Setup of alpha:
// Xbar
module Xbar(CLK, RST_N,
	    i_valid,
	    i_prio,
	    i_tail,
	    i_dst,
	    i_vc,
	    i_data, 
	    o_valid,
	    o_prio,
	    o_tail,
	    o_dst,
	    o_vc,
	    o_data, 
 	    i_cred,
	    i_cred_valid,
	    o_cred_en
	    );
Size: roughly 2600 flip-flops, about 650 I/O pins, about 0.12 mm² of cells after synthesis.
clock: 9.89 ns
lec_check: 0
abc_area: 0
cap_margin: 20
cell_pad_in_sites_detail_placement: 2
cell_pad_in_sites_global_placement: 3
core_aspect_ratio: 0.86
core_margin: 4
core_utilization: 54
cts_cluster_diameter: 338
cts_cluster_size: 68
gpl_timing_driven: 0
hold_slack_margin: 0.03
max_routing_layer: met4
place_density_lb_addon: 0.12
setup_slack_margin: 0.93
slew_margin: 35
run.sh (not shown) runs the stock make flow with config.mk's settings and CLKGATE_MAP_FILE=.
The flow ended early for alpha: it failed with a tool error in 3_3_place_gp.
[inputs] beta vs alpha
==> flow/config.mk <==
export PLATFORM = sky130hd
export DESIGN_NAME = Xbar
export DESIGN_NICKNAME = Xbar
export VERILOG_FILES = /design/flow/design.v
export SDC_FILE = /design/flow/constraint.sdc
export NUM_CORES = 4
export LEC_CHECK = 0
export CAP_MARGIN = 20
export CELL_PAD_IN_SITES_DETAIL_PLACEMENT = 1
export CELL_PAD_IN_SITES_GLOBAL_PLACEMENT = 2
export CORE_MARGIN = 2
export CORE_UTILIZATION = 44
export PLACE_DENSITY = 0.45
export SLEW_MARGIN = 20
==> flow/constraint.sdc <==
create_clock -name core_clock -period 4.35 [get_ports {CLK}]
set_input_delay 0.8700 -clock core_clock [delete_from_list [all_inputs] [get_ports {CLK}]]
set_output_delay 0.8700 -clock core_clock [all_outputs]
set_load 0.01 [all_outputs]
### Flow results
The flow completed for beta, but it is not clean: the layout still shows setup timing. beta -> alpha: total cell area reported by yosys after synthesis delta 0, exact match. Side by side, die area turned out higher in beta than in alpha. Sort beta and alpha by area of the core region, descending, and beta comes first. beta vs alpha: floorplan die width up slightly.
### beta -> gamma
diff --git a/flow/config.mk b/flow/config.mk
--- a/flow/config.mk
+++ b/flow/config.mk
@@ -10,5 +10,5 @@
 export CELL_PAD_IN_SITES_GLOBAL_PLACEMENT = 2
 export CORE_MARGIN = 2
-export CORE_UTILIZATION = 44
+export CORE_UTILIZATION = 30
 export PLACE_DENSITY = 0.45
 export SLEW_MARGIN = 20
==> flow/constraint.sdc <==
create_clock -name core_clock -period 8.0 [get_ports {CLK}]
set_input_delay 1.6000 -clock core_clock [delete_from_list [all_inputs] [get_ports {CLK}]]
set_output_delay 1.6000 -clock core_clock [all_outputs]
set_load 0.01 [all_outputs]
==> comparison <==
gamma: PASS, flow complete, no timing, DRC or antenna violations
Compared with beta, in gamma final setup violation count has decreased, setup TNS has increased, via density per instance has decreased, routed length on met1 has increased.
beta consumes more power than gamma.
Per the comparison of gamma with beta, chip area line of the yosys report did not really move, worst slack at placement rose by 2.01 ns, net switching share of the total power picked up an extra 0.22 points.
Relative to gamma, the following input files were edited for delta:
==> flow/config.mk <==
export PLATFORM = sky130hd
export DESIGN_NAME = Xbar
export DESIGN_NICKNAME = Xbar
export VERILOG_FILES = /design/flow/design.v
export SDC_FILE = /design/flow/constraint.sdc
export NUM_CORES = 4
export LEC_CHECK = 0
export ABC_AREA = 0
export CAP_MARGIN = 20
export CELL_PAD_IN_SITES_DETAIL_PLACEMENT = 0
export CELL_PAD_IN_SITES_GLOBAL_PLACEMENT = 1
export CORE_MARGIN = 2
export CORE_UTILIZATION = 44
export CTS_CLUSTER_DIAMETER = 338
export GPL_TIMING_DRIVEN = 1
export PLACE_DENSITY_LB_ADDON = 0.0
export SETUP_SLACK_MARGIN = 0.93
export SLEW_MARGIN = 20
==> flow/constraint.sdc <==
create_clock -name core_clock -period 4.41 [get_ports {CLK}]
set_input_delay 0.8820 -clock core_clock [delete_from_list [all_inputs] [get_ports {CLK}]]
set_output_delay 0.8820 -clock core_clock [all_outputs]
set_load 0.01 [all_outputs]
The number of optimization iterations in the first detailed-route pass of delta exceeds that of gamma by 3. Worst hold slack ended up 0.017 ns lower on delta than on gamma. Summary — setup slack, delta relative to gamma: lower, by 1.78 ns. Final core area utilization (delta over gamma): increase, 22 points. delta finished every stage; the final checks, however, were not passed, the failures being setup timing. Post-route clock skew ends up higher on delta. Compared with gamma, delta shows a final wirelength that is 54 mm lower. The estimated power of delta ends up higher than the estimate for gamma. Global-route usage, gamma and delta, lower one = gamma.
Power and IR drop assume default switching activity.
